==> flow/design.v <==
module sensor_if(input sens_active,reset,clk,output passed);
reg [255-1:0] shift_reg;
reg compleated,uninterupted;
  always @(posedge clk) begin
  if(~reset && sens_active && ~uninterupted)begin
      shift_reg <= {shift_reg[255-2:0], sens_active};
      if(shift_reg[255-1])begin
        uninterupted = 1;
        shift_reg <= 0;
      end
    end  
    if(~reset && uninterupted && ~sens_active)begin
      shift_reg <= {shift_reg[255-2:0], ~sens_active};
    end if(uninterupted && shift_reg[255-1] && ~sens_active) begin
      compleated = 1;
    end
    if(reset) begin
      shift_reg <= 0;
      compleated = 0;
      uninterupted = 0;
    end
  end
  assign passed = compleated;
endmodule
Settings: LEC_CHECK=0, CAP_MARGIN=20, CORE_MARGIN=2, CORE_UTILIZATION=40, SLEW_MARGIN=20; clock period 2.57 ns.
run.sh (not shown) runs the stock make flow with config.mk's settings and CLKGATE_MAP_FILE=.
==> next run, changes <==
Settings changed: ABC_AREA set to 1, CORE_UTILIZATION 40 to 72.
Clock period 2.57 ns to 1.43 ns, I/O delays scaled along.
After rerunning: Count of clock-buffer cells in the layout is lower by 2; final cell count came out higher by well over a third; utilization rises by 36 points; sequential cell count is unchanged; worst setup slack loses 0.59 ns; cell area grows by well over a third; global-route usage is higher by 19 points; power goes up by well over a third.
==> next run, changes <==
Settings changed: ABC_AREA 1 to 0, CAP_MARGIN 20 to 0, CORE_ASPECT_RATIO set to 1.41, CTS_CLUSTER_DIAMETER set to 316, CTS_CLUSTER_SIZE set to 26, GPL_TIMING_DRIVEN set to 1, HOLD_SLACK_MARGIN set to 0.07, MAX_ROUTING_LAYER set to met4, PLACE_DENSITY set to 0.37, SLEW_MARGIN 20 to 40.
Effect: The new run ran to the end with no violations; cell area is lower by well over a third; die area shrinks by well over a third; via count shrinks by well over a third; global-route usage falls by 8.0 points; core utilization drops by 2.3 points; worst setup slack loses 0.0095 ns; clock power went down by well over a third; hold slack loses 0.29 ns.
==> next run, changes <==
Settings changed: ABC_AREA 0 to 1, CAP_MARGIN 0 to 20, CORE_ASPECT_RATIO 1.41 to not set, CTS_CLUSTER_DIAMETER 316 to not set, CTS_CLUSTER_SIZE 26 to not set, GPL_TIMING_DRIVEN 1 to not set, HOLD_SLACK_MARGIN 0.07 to not set, MAX_ROUTING_LAYER met4 to not set, PLACE_DENSITY 0.37 to not set, SLEW_MARGIN 40 to 20.
Clock period 1.43 ns to 1.45 ns, I/O delays scaled along.
What happened: Routed wire length rises by 130%. Clock skew stays flat. Worst hold slack improved by 0.35 ns. Sequential power goes up by 11%. Clock power increases by 88%. First-iteration DRC count grows to 3.6 times its value. Clock-buffer cell count rises by 34. Flip-flop count is unchanged. Area after synthesis came out higher by 70%. Combinational power grows to 7.2 times its value. Sequential share of layout area goes down by 22 points.

Setup of green:
Starts from the design.v that is shown in full above.
make LEC_CHECK=0 ABC_AREA=1 CAP_MARGIN=0 CELL_PAD_IN_SITES_DETAIL_PLACEMENT=0 CELL_PAD_IN_SITES_GLOBAL_PLACEMENT=3 CORE_ASPECT_RATIO=1.41 CORE_MARGIN=5 CORE_UTILIZATION=17 CTS_CLUSTER_DIAMETER=23 CTS_CLUSTER_SIZE=35 GPL_ROUTABILITY_DRIVEN=1 GPL_TIMING_DRIVEN=0 HOLD_SLACK_MARGIN=0.09 MAX_ROUTING_LAYER=met4 MIN_ROUTING_LAYER=met2 PLACE_DENSITY=0.5 SLEW_MARGIN=0 TNS_END_PERCENT=80 finish   # period 1.48 ns
green finished every stage; the final checks, however, were not passed, the failures being setup timing.
Modified inputs, blue compared to green
- changing TNS_END_PERCENT from 80 to 75
- changing CORE_MARGIN from 5 to 4
- setting SETUP_SLACK_MARGIN to 0.24 for the first time
### Flow results
FAIL for each of blue and green
Final checks on green, whose flow otherwise completed, came back failing, citing setup timing.
Every stage of blue finished as expected; the final checks, on the other hand, flagged DRC, setup timing, which means the layout fails.
Going from green to blue, part of the power in combinational logic shrinks by 0.9 points.
When the final numbers for blue and green were put side by side, the post-layout minimum cycle time turned out to be smaller in blue.
green has lower worst hold slack after final layout than blue.
Floorplan die width: blue and green compared, lower one is blue
Number of setup violations in the final report: blue vs green down 35
blue vs. green: total vias in the final route fell 128; maximum achievable frequency rose 1.8%.

== job 101 ==
RTL: the design.v shown in full above, as it stands there.
Settings: LEC_CHECK=0, CAP_MARGIN=20, CORE_MARGIN=2, CORE_UTILIZATION=72, PLACE_DENSITY=0.4, SETUP_SLACK_MARGIN=0.19, SLEW_MARGIN=20; clock period 1.43 ns.
Job 101 completed end to end; final checks failed (negative setup slack).
Changes in job 102 relative to job 101:
# job 101
export LEC_CHECK = 0
export CAP_MARGIN = 20
export CORE_MARGIN = 2
export CORE_UTILIZATION = 72
export PLACE_DENSITY = 0.4
export SETUP_SLACK_MARGIN = 0.19
export SLEW_MARGIN = 20
create_clock -name core_clock -period 1.43 [get_ports {clk}]
# job 102
export LEC_CHECK = 0
export ABC_AREA = 1
export CAP_MARGIN = 20
export CORE_MARGIN = 2
export CORE_UTILIZATION = 72
export SLEW_MARGIN = 20
create_clock -name core_clock -period 1.46 [get_ports {clk}]
==> comparison <==
Looking at first-pass GRT wire length, job 102 sits 97% above job 101.
Diff job 101 -> job 102: synthesized area went up; number of standard-cell rows in the floorplan went up.
Every stage of the flow completed for job 102, and the final layout passed the timing, DRC and antenna checks.
Layout checks on job 101: not met. Flow itself completed; violations: negative setup slack.
> inputs changed (job 102 -> job 103)
# job 102
export LEC_CHECK = 0
export ABC_AREA = 1
export CAP_MARGIN = 20
export CORE_MARGIN = 2
export CORE_UTILIZATION = 72
export SLEW_MARGIN = 20
create_clock -name core_clock -period 1.46 [get_ports {clk}]
# job 103
export LEC_CHECK = 0
export CAP_MARGIN = 20
export CORE_MARGIN = 2
export CORE_UTILIZATION = 18
export SLEW_MARGIN = 20
create_clock -name core_clock -period 6.12 [get_ports {clk}]
[summary]
Per the comparison of job 103 with job 102, post-cts resize count moved down; area share of and/or/nand/nor cells after synthesis now sits lower; fraction of the core area occupied by cells at floorplan now sits lower; total power down about 80%; maximum fanout along the worst path went up. Cmp job 103 vs job 102: routing usage on met2 lower in job 103. Summary of job 103 over job 102: share of the cycle needed by the critical path after routing decreased 47 points, routed length on met2 lost 12 mm, filler cell count +3969, routed wire length went down about 60%. Job 102 ended up with flip-flop to output pin as its type of the setup path with the least slack; job 103 ended up with input pin to flip-flop. | worst setup slack | job 103 vs job 102 | better |.

amber:
Starts from the design.v that is shown in full above.
clock: 1.43 ns
lec_check: 0
cap_margin: 20
core_margin: 2
core_utilization: 72
place_density: 0.95
setup_slack_margin: 0.22
slew_margin: 20
Every stage of amber finished as expected; the final checks, on the other hand, flagged negative setup slack, which means the layout fails.
The following lists how zinc was set up differently from amber:
Settings: changing CORE_UTILIZATION from 72 to 70; removing SETUP_SLACK_MARGIN (formerly 0.22); removing PLACE_DENSITY (formerly 0.95); setting ABC_AREA to 1 for the first time; changing the clock period (ns, I/O delays scaled along) from 1.43 to 1.46.
### Flow results
- Against amber, cell count after placement in zinc rose by more than 100%.
- zinc vs amber: logic depth of the worst setup path including buffers up
- No stage failed in zinc, and the final checks on the layout all came back clean.
- Cmp zinc vs amber: height of the die higher in zinc
What sierra does differently from zinc at the input level:
Settings: CTS_CLUSTER_SIZE now 40, previously not set; ABC_AREA no longer set, was 1; HOLD_SLACK_MARGIN now -0.1, previously not set; SETUP_SLACK_MARGIN now 1.09, previously not set; the clock period (ns, I/O delays scaled along) now 3.83, was 1.46.
### Flow results
- Library cell contributing the largest single delay on the critical path: sky130_fd_sc_hd__clkdlybuf4s50_1 -> zinc, sky130_fd_sc_hd__and2b_4 -> sierra
- Run comparison: sierra dominant kind of cell by area sequential cells; zinc dominant kind of cell by area combinational gates
- Taking zinc as the reference, in sierra length of the first detailed-routing pass in iterations fell 3, post-synthesis cell count from yosys fell 59%, number of ordinary and repair buffers in the finished layout fell 86, chip area from the yosys synthesis statistics fell 6500 um^2, leakage power summed over all cells fell 68%.
> inputs changed (sierra -> fjord)
Settings: HOLD_SLACK_MARGIN no longer set, was -0.1; ABC_AREA now 1, previously not set; CTS_CLUSTER_SIZE no longer set, was 40; CORE_UTILIZATION now 72, was 70; SETUP_SLACK_MARGIN no longer set, was 1.09; the clock period (ns, I/O delays scaled along) now 1.48, was 3.83.
[summary]
Area of placed instances (fjord over sierra): increase, 79%. Compared with sierra, fjord shows a higher post-route clock period utilization. Compare sierra and fjord | global-route usage lower: sierra. Compared with sierra, in fjord synthesized chip area reported by yosys picked up an extra about 70%, cell area after technology mapping picked up an extra 70%. In fjord relative to sierra, number of rows in the core area had gone up by more than a quarter. Fraction of area in registers came out lower on fjord than on sierra. Routed wire length: lower on sierra. Compared with sierra, the router placed more vias in fjord.
The inputs of tundra differ from those of fjord as listed below.
Settings: TNS_END_PERCENT: unset -> 10; CTS_CLUSTER_SIZE: unset -> 100; CORE_UTILIZATION: 72 -> 62; the clock period (ns, I/O delays scaled along): 1.48 -> 3.78.
Notes after the runs:
- Final cell area: tundra below fjord
- Number of buffers inserted during clock tree synthesis: tundra higher than fjord
- The first-iteration DRC count of tundra is lower than that of fjord.
- fjord → tundra: insertion delay to the later sink of the worst-skew pair has increased, delay of the slowest critical-path stage has increased.
- Comparing fjord and tundra, the lower combinational power is on tundra.
- Number of gates resized after CTS: tundra lower than fjord
- On worst-case setup margin in the final layout, tundra does better than fjord.

// sensor_if: RTL as listed in full above, without the edits since
clock: 2.65 ns
lec_check: 0
cap_margin: 20
cell_pad_in_sites_detail_placement: 1
core_aspect_ratio: 1.55
core_margin: 2
core_utilization: 25
cts_cluster_size: 93
min_routing_layer: met2
place_density_lb_addon: 0.13
setup_slack_margin: 0.39
slew_margin: 20
The baseline completed with no timing, DRC or antenna violations.
==> next run, changes <==
- ABC_AREA: not set -> 1
- CELL_PAD_IN_SITES_DETAIL_PLACEMENT: 1 -> not set
- CORE_ASPECT_RATIO: 1.55 -> not set
- CORE_UTILIZATION: 25 -> 70
- CTS_CLUSTER_SIZE: 93 -> not set
- MIN_ROUTING_LAYER: met2 -> not set
- PLACE_DENSITY_LB_ADDON: 0.13 -> not set
- SETUP_SLACK_MARGIN: 0.39 -> not set
- clock period: 2.65 -> 1.43 ns (I/O delays scaled with it)
After rerunning:
- The changed run ran to the end with no violations
- worst setup slack degrades by 0.70 ns
- critical path depth does not change
- final cell count goes up by about 90%
- wire length grows by about 80%
- synthesized cell count goes up by about 150%
- final area climbs by 65%
- global-route usage grows by 15 points
- combinational power rises to 15 times its value
==> next run, changes <==
- CORE_UTILIZATION: 70 -> 72
- clock period: 1.43 -> 1.49 ns (I/O delays scaled with it)
Result:
- global-route usage stays flat
- non-clock buffer count drops by 1
- die area goes down by 2.7%
- sequential share of layout area stays flat
- worst setup slack is better by 0.040 ns
- via count shrinks by 0.78%
==> next run, changes <==
- ABC_AREA: 1 -> not set
- CTS_CLUSTER_DIAMETER: not set -> 292
- CTS_CLUSTER_SIZE: not set -> 10
- PLACE_DENSITY_LB_ADDON: not set -> 0.01
- clock period: 1.49 -> 1.45 ns (I/O delays scaled with it)
What happened: The new run ran to the end with no violations; cell count falls by about 60%; setup slack is about the same; clock-buffer cell count falls by 18; hold slack gets worse by 0.32 ns; critical path depth rises by 4; via count falls by about 55%.

Setup of try-lagoon:
// sensor_if: RTL as listed in full above, without the edits since
Settings: LEC_CHECK=0, CAP_MARGIN=25, CELL_PAD_IN_SITES_DETAIL_PLACEMENT=0, CORE_MARGIN=9, CORE_UTILIZATION=37, CTS_CLUSTER_SIZE=82, PLACE_DENSITY_LB_ADDON=0.12, SETUP_SLACK_MARGIN=0.68, SLEW_MARGIN=20; clock period 2.33 ns.
try-lagoon reached the end of the flow, and the finished layout is clean on the timing, DRC and antenna checks.
The following lists how try-indigo was set up differently from try-lagoon:
- setting HOLD_SLACK_MARGIN to -0.07 for the first time
- removing SETUP_SLACK_MARGIN (formerly 0.68)
- changing CORE_MARGIN from 9 to 2
- changing CTS_CLUSTER_SIZE from 82 to 78
- removing CELL_PAD_IN_SITES_DETAIL_PLACEMENT (formerly 0)
- removing PLACE_DENSITY_LB_ADDON (formerly 0.12)
- changing CAP_MARGIN from 25 to 20
- changing CORE_UTILIZATION from 37 to 40
- changing the clock period (ns, I/O delays scaled along) from 2.33 to 5.0
==> results <==
- Looking at worst slew margin relative to its limit across try-lagoon and try-indigo, the one that comes out lower is try-indigo.
- On area of all placed cells without fillers, try-lagoon loses to try-indigo.
- Compared to try-lagoon, try-indigo has placeable core region about 7% lower.
- In the final design statistics, try-indigo uses fewer standard cells in total than try-lagoon.
- [compare] base=try-lagoon new=try-indigo: count of clock buffers in the final design moved down, placed standard-cell area moved down, number of violations reported at the end of detailed-routing iteration 0 moved up, path depth of the worst reg2reg path moved down.
- Note that the power consumed by sequential cells recorded for try-indigo amounts to 0.47 times the value seen in try-lagoon.
- In try-indigo relative to try-lagoon, met2 wire length had gone down by a few percent.
[inputs] try-violet vs try-indigo
- CTS_CLUSTER_SIZE no longer set, was 78
- CORE_UTILIZATION now 36, was 40
- HOLD_SLACK_MARGIN no longer set, was -0.07
- the clock period (ns, I/O delays scaled along) now 2.57, was 5.0
Results
Taking try-violet as 1.0, try-indigo lands at 0.50 on total power.
try-indigo -> try-violet: number of nets with antenna violations after detailed routing delta 0, exact match
Reported for try-indigo and try-violet, total count of hold-check failures in the final report turned out identical to the last digit.
Number of non-clock buffers (lower): try-indigo
For try-ember, these inputs were changed with respect to try-violet:
- changing CORE_UTILIZATION from 36 to 40
- changing the clock period (ns, I/O delays scaled along) from 2.57 to 5.0
==> results <==
try-ember finished every stage and its layout cleared the timing, DRC and antenna checks.
Going from try-violet to try-ember, maximum cell stage delay along the critical path grew by 0.04 ns, fraction of standard cell area that is sequential rose 1.6 points, power in sequential cells fell by about 50%.
registers as the heaviest power group was reported by try-ember, and the clock network by try-violet.
When try-ember is measured against try-violet, its worst setup slack turns out 1.82 ns higher.
Going from try-violet to try-ember, area overhead of the layout relative to synthesis lost 3.5 points; combinational power share lost 0.2 points; clock skew picked up an extra 0.0071 ns.
The run showing the greater wire length of the first global-routing pass is try-violet.
Cell area | try-ember vs try-violet | try-ember smaller
## Diff of input files: try-quartz against try-ember
- an added ABC_AREA of 1
- an added CELL_PAD_IN_SITES_GLOBAL_PLACEMENT of 3
- an added CTS_CLUSTER_DIAMETER of 89
- a change of the clock period (ns, I/O delays scaled along) from 5.0 to 1.91
The run showing the smaller initial standard-cell utilization of the core is try-quartz.
Summary across try-ember and try-quartz: the single failing run is try-quartz.
try-quartz ends up with a synthesized cell count that is about 150% higher than in try-ember.
From try-quartz to try-ember, async set-reset flop share out of synthesis did not move at all.
Against try-ember, try-quartz comes in about 70% higher on die area.
In the metrics for try-ember and try-quartz, the one carrying the higher yosys-reported design area after synthesis is try-quartz.
Summary — total standard cell area after synthesis, try-quartz relative to try-ember: higher, by about 70%.

RTL: the design.v shown in full above, as it stands there.
clock: 1.59 ns
lec_check: 0
abc_area: 0
cap_margin: 0
core_aspect_ratio: 0.53
core_margin: 2
core_utilization: 72
cts_cluster_diameter: 394
cts_cluster_size: 26
gpl_timing_driven: 1
hold_slack_margin: -0.1
max_routing_layer: met4
place_density: 0.67
setup_slack_margin: 0.45
slew_margin: 40
The baseline completed without violations.
==> next run, changes <==
--- a/flow/config.mk
+++ b/flow/config.mk
@@ -9,3 +9,3 @@
 export CAP_MARGIN = 0
-export CORE_ASPECT_RATIO = 0.53
+export CORE_ASPECT_RATIO = 1.01
 export CORE_MARGIN = 2
@@ -18,3 +18,3 @@
 export PLACE_DENSITY = 0.67
-export SETUP_SLACK_MARGIN = 0.45
+export SETUP_SLACK_MARGIN = 0.2
 export SLEW_MARGIN = 40
==> flow/constraint.sdc (replaced) <==
create_clock -name core_clock -period 1.56 [get_ports {clk}]
set_input_delay 0.3120 -clock core_clock [delete_from_list [all_inputs] [get_ports {clk}]]
set_output_delay 0.3120 -clock core_clock [all_outputs]
set_load 0.01 [all_outputs]
=> The changed run produced a clean layout; wire length came out lower by 4.7%; die area fell by 0.33%; first-iteration DRC count shrinks by 11%; clock power rose by about 2%; final area falls by about 1.1%; setup slack got worse by 51 ps; utilization decreases by 0.12 points; power increases by about 1.8%; combinational power hardly moves.
==> next run, changes <==
--- a/flow/config.mk
+++ b/flow/config.mk
@@ -9,12 +9,11 @@
 export CAP_MARGIN = 0
-export CORE_ASPECT_RATIO = 1.01
+export CORE_ASPECT_RATIO = 1.41
 export CORE_MARGIN = 2
 export CORE_UTILIZATION = 72
-export CTS_CLUSTER_DIAMETER = 394
+export CTS_CLUSTER_DIAMETER = 316
 export CTS_CLUSTER_SIZE = 26
 export GPL_TIMING_DRIVEN = 1
-export HOLD_SLACK_MARGIN = -0.1
+export HOLD_SLACK_MARGIN = 0.07
 export MAX_ROUTING_LAYER = met4
 export PLACE_DENSITY = 0.67
-export SETUP_SLACK_MARGIN = 0.2
-export SLEW_MARGIN = 40
+export SLEW_MARGIN = 0
==> flow/constraint.sdc (replaced) <==
create_clock -name core_clock -period 1.52 [get_ports {clk}]
set_input_delay 0.3040 -clock core_clock [delete_from_list [all_inputs] [get_ports {clk}]]
set_output_delay 0.3040 -clock core_clock [all_outputs]
set_load 0.01 [all_outputs]
Effect:
- The new run finished clean
- critical path depth fell by 3
- power came out higher by 1.1%
- sequential power went up by about 3%
- core utilization went down by 4.3 points
- cell area shrinks by 4.2%
- cell count decreases by 3.0%
- clock power rose by about 1%
- global-route usage goes down by 0.84 points
- combinational power decreases by 18%
==> next run, changes <==
--- a/flow/config.mk
+++ b/flow/config.mk
@@ -7,8 +7,8 @@
 export LEC_CHECK = 0
-export ABC_AREA = 0
+export ABC_AREA = 1
 export CAP_MARGIN = 0
-export CORE_ASPECT_RATIO = 1.41
+export CORE_ASPECT_RATIO = 0.94
 export CORE_MARGIN = 2
-export CORE_UTILIZATION = 72
-export CTS_CLUSTER_DIAMETER = 316
+export CORE_UTILIZATION = 71
+export CTS_CLUSTER_DIAMETER = 23
 export CTS_CLUSTER_SIZE = 26
@@ -17,3 +17,4 @@
 export MAX_ROUTING_LAYER = met4
-export PLACE_DENSITY = 0.67
+export PLACE_DENSITY = 0.65
+export SETUP_SLACK_MARGIN = -0.32
 export SLEW_MARGIN = 0
==> flow/constraint.sdc (replaced) <==
create_clock -name core_clock -period 4.18 [get_ports {clk}]
set_input_delay 0.8360 -clock core_clock [delete_from_list [all_inputs] [get_ports {clk}]]
set_output_delay 0.8360 -clock core_clock [all_outputs]
set_load 0.01 [all_outputs]
Outcome: The new run completed without violations; non-clock buffer count drops by 35; utilization climbs by 4.0 points; die area climbs by 70%; wire length climbs by 130%; sequential power drops by 59%.
Power and IR drop assume default switching activity.
